== v15 ==
## DilatedCausal1DConv
module DilatedCausal1DConv #(
    parameter integer DILATION_FACTOR = 2,
    parameter integer KERNEL_SIZE = 3,
    parameter integer INPUT_CHANNELS = 16,
    parameter integer OUTPUT_CHANNELS = 16
)(
    input clk,
    input reset,
    input wire [INPUT_CHANNELS*8-1:0] x,  
    output reg [OUTPUT_CHANNELS*8-1:0] y,  
    input h_write,
    input [7:0] h_index_channel,
    input [7:0] h_index_filter,
    input [7:0] h_value    
    );
For scale: ~15000 cells after synthesis, about 1200 flip-flops, ~280 I/O pins, about 0.16 mm2 of cells after synthesis.
clock: 3.86 ns
lec_check: 0
cap_margin: 20
core_margin: 2
core_utilization: 72
cts_cluster_diameter: 345
cts_cluster_size: 13
hold_slack_margin: -0.08
slew_margin: 20
run.sh (not shown) runs the stock make flow with config.mk's settings and CLKGATE_MAP_FILE=.
Although it ran to completion, v15 produced a layout that fails the final checks because of setup timing.
Edits applied to the flow inputs when going from v15 to v3:
- CTS_CLUSTER_SIZE no longer set, was 13
- CTS_CLUSTER_DIAMETER now 218, was 345
- HOLD_SLACK_MARGIN no longer set, was -0.08
- CORE_UTILIZATION now 40, was 72
- CORE_ASPECT_RATIO now 0.5, previously not set
- the clock period (ns, I/O delays scaled along) now 7.0, was 3.86
Findings:
v3 and v15: one clean run, v3; the rest did not finish clean.
What the final checks of v15 revealed, after a flow that finished every stage, was a layout that fails on setup timing.
From v15 to v3 the numbers moved as follows: portion of total power attributed to the clock network increased by 13 points relative to the old numbers, number of violations reported at the end of detailed-routing iteration 0 decreased by about 40% relative to the old numbers, total of endpoints with negative setup slack in the final report decreased by 128 relative to the old numbers, global-route wire length before repair decreased by about 7% relative to the old numbers, number of H-tree branching levels increased by 1 relative to the old numbers.
Compared with v15, v3 degrades overall chip area.
v3 vs. v15: number of ordinary and repair buffers in the finished layout went down by 68%.
Between v15 and v3, the flow reports wire length decreasing by more than 10%.


The RTL this note starts from:
==> flow/design.v <==
`timescale 1ns / 1ps
module DilatedCausal1DConv #(
    parameter integer DILATION_FACTOR = 2,
    parameter integer KERNEL_SIZE = 3,
    parameter integer INPUT_CHANNELS = 16,
    parameter integer OUTPUT_CHANNELS = 16
)(
    input clk,
    input reset,
    input wire [INPUT_CHANNELS*8-1:0] x,  
    output reg [OUTPUT_CHANNELS*8-1:0] y,  
    input h_write,
    input [7:0] h_index_channel,
    input [7:0] h_index_filter,
    input [7:0] h_value    
    );
    localparam integer TAPS = DILATION_FACTOR*(KERNEL_SIZE-1) + 1;
    reg signed [7:0] h [0:INPUT_CHANNELS*KERNEL_SIZE-1];        
    reg signed [7:0] x_delay [0:INPUT_CHANNELS*TAPS-1];          
    reg signed [15:0] mul [0:INPUT_CHANNELS*KERNEL_SIZE-1];
    reg signed [15:0] sum [0:OUTPUT_CHANNELS-1];
    integer i,j;
    always @(posedge clk or posedge reset) begin
        if(reset) begin
        for(i = 0; i <= INPUT_CHANNELS-1; i= i+1) begin
            for (j = 0; j <= (DILATION_FACTOR*(KERNEL_SIZE-1)); j = j + 1) begin
                x_delay[i*TAPS+j] <= 8'sh0;
            end           
        end
    end
        else begin
        for(i = 0; i <= INPUT_CHANNELS-1; i= i+1) begin
            for(j=(DILATION_FACTOR*(KERNEL_SIZE-1)); j>0; j=j-1) begin
                x_delay[i*TAPS+j] <= x_delay[i*TAPS+j-1];
            end
            x_delay[i*TAPS] <= x[i*8 +: 8];
        end
    end
end
    always @ (posedge clk or posedge reset) begin  
        if(reset) begin
            for(i = 0; i <= INPUT_CHANNELS-1; i= i+1) begin
                for(j=0; j<KERNEL_SIZE; j=j+1) begin
                    h[i*KERNEL_SIZE+j] <= 8'd1 + j;
                end
            end
        end
        else begin
            for(i = 0; i <= INPUT_CHANNELS-1; i= i+1) begin
                for(j=0; j<KERNEL_SIZE; j=j+1) begin
                    if(h_write == 1 && h_index_channel == i && h_index_filter == j) begin
                        h[i*KERNEL_SIZE+j] <= h_value;
                    end
                end
            end
        end
    end    
always @(*) begin
    for(i = 0; i <= INPUT_CHANNELS-1; i= i+1) begin
        sum[i] = 0;
        for (j = 0; j < KERNEL_SIZE; j = j + 1) begin
            sum[i] = sum[i] + mul[i*KERNEL_SIZE+j];
        end
     end
end
always @(*) begin
    for(i = 0; i <= INPUT_CHANNELS-1; i= i+1) begin
        for(j=0; j< KERNEL_SIZE; j = j + 1) begin
            mul[i*KERNEL_SIZE+j] = x_delay[i*TAPS+DILATION_FACTOR * j] * h[i*KERNEL_SIZE+j];
        end
    end
end
always @(posedge clk or posedge reset) begin
    if (reset) begin
        for(i = 0; i <= OUTPUT_CHANNELS-1; i= i+1) begin
            y[i*8 +: 8] <= 8'sh0;
        end
    end
    else begin
        for(i = 0; i <= OUTPUT_CHANNELS-1; i= i+1) begin
            if(sum[i] >= 127) begin
                y[i*8 +: 8] <= 8'd127;
            end
            else if(sum[i] <=-128) begin
                y[i*8 +: 8] <= -8'd128;
            end
            else begin
                y[i*8 +: 8] <= sum[i][7:0];
            end
        end    
    end
end
endmodule
clock: 5.91 ns
lec_check: 0
cap_margin: 20
cell_pad_in_sites_detail_placement: 2
core_aspect_ratio: 0.59
core_margin: 7
core_utilization: 39
cts_cluster_size: 94
min_routing_layer: met1
place_density_lb_addon: 0.22
setup_slack_margin: -0.3
slew_margin: 20
The starting point failed in global routing (5_1_grt), error ODB-0269.
Then changed:
Settings changed: CELL_PAD_IN_SITES_DETAIL_PLACEMENT 2 to default, CORE_ASPECT_RATIO 0.59 to default, CORE_MARGIN 7 to 2, CORE_UTILIZATION 39 to 72, CTS_CLUSTER_DIAMETER from default to 345, CTS_CLUSTER_SIZE 94 to 13, MIN_ROUTING_LAYER met1 to default, PLACE_DENSITY_LB_ADDON 0.22 to default, SETUP_SLACK_MARGIN -0.3 to default.
Clock period 5.91 ns to 5.48 ns, I/O delays scaled along.
After rerunning:
- This time the run reached the layout checks and failed them: negative setup slack
- die area went down by 47%
- synthesized area does not change
- synthesized cell count stays the same
Then changed:
Settings changed: CORE_ASPECT_RATIO from default to 0.85, CTS_CLUSTER_DIAMETER 345 to default, PLACE_DENSITY from default to 0.95.
Clock period 5.48 ns to 6.55 ns, I/O delays scaled along.
Outcome: With this change the flow stopped in global routing (5_1_grt), error GRT-0232; area after synthesis stays the same; die size stays flat; synthesized cell count stays the same.
Then changed:
Settings changed: CORE_ASPECT_RATIO 0.85 to default, CORE_UTILIZATION 72 to 65, CTS_CLUSTER_DIAMETER from default to 52, CTS_CLUSTER_SIZE 13 to 39, MAX_ROUTING_LAYER from default to met4, PLACE_DENSITY 0.95 to default, SETUP_SLACK_MARGIN from default to -0.38.
Clock period 6.55 ns to 4.91 ns, I/O delays scaled along.
Outcome: With this change the flow completed and failed the layout checks on negative setup slack; die area grows by 11%; synthesized area does not change; synthesized cell count is unchanged.
Then changed:
Settings changed: CORE_UTILIZATION 65 to 40, CTS_CLUSTER_DIAMETER 52 to default, CTS_CLUSTER_SIZE 39 to default, MAX_ROUTING_LAYER met4 to default, SETUP_SLACK_MARGIN -0.38 to default.
Clock period 4.91 ns to 6.95 ns, I/O delays scaled along.
Outcome: This time the run finished with timing, DRC and antenna clean; clock-buffer cell count increases by 35; non-clock buffer count falls by 1629; flip-flop count stays the same; final area is lower by 7.2%; combinational power falls by 43%; core utilization fell by 34 points; hold slack loses 0.024 ns.
No activity file was given, so power comes from the tool's default toggle rates.
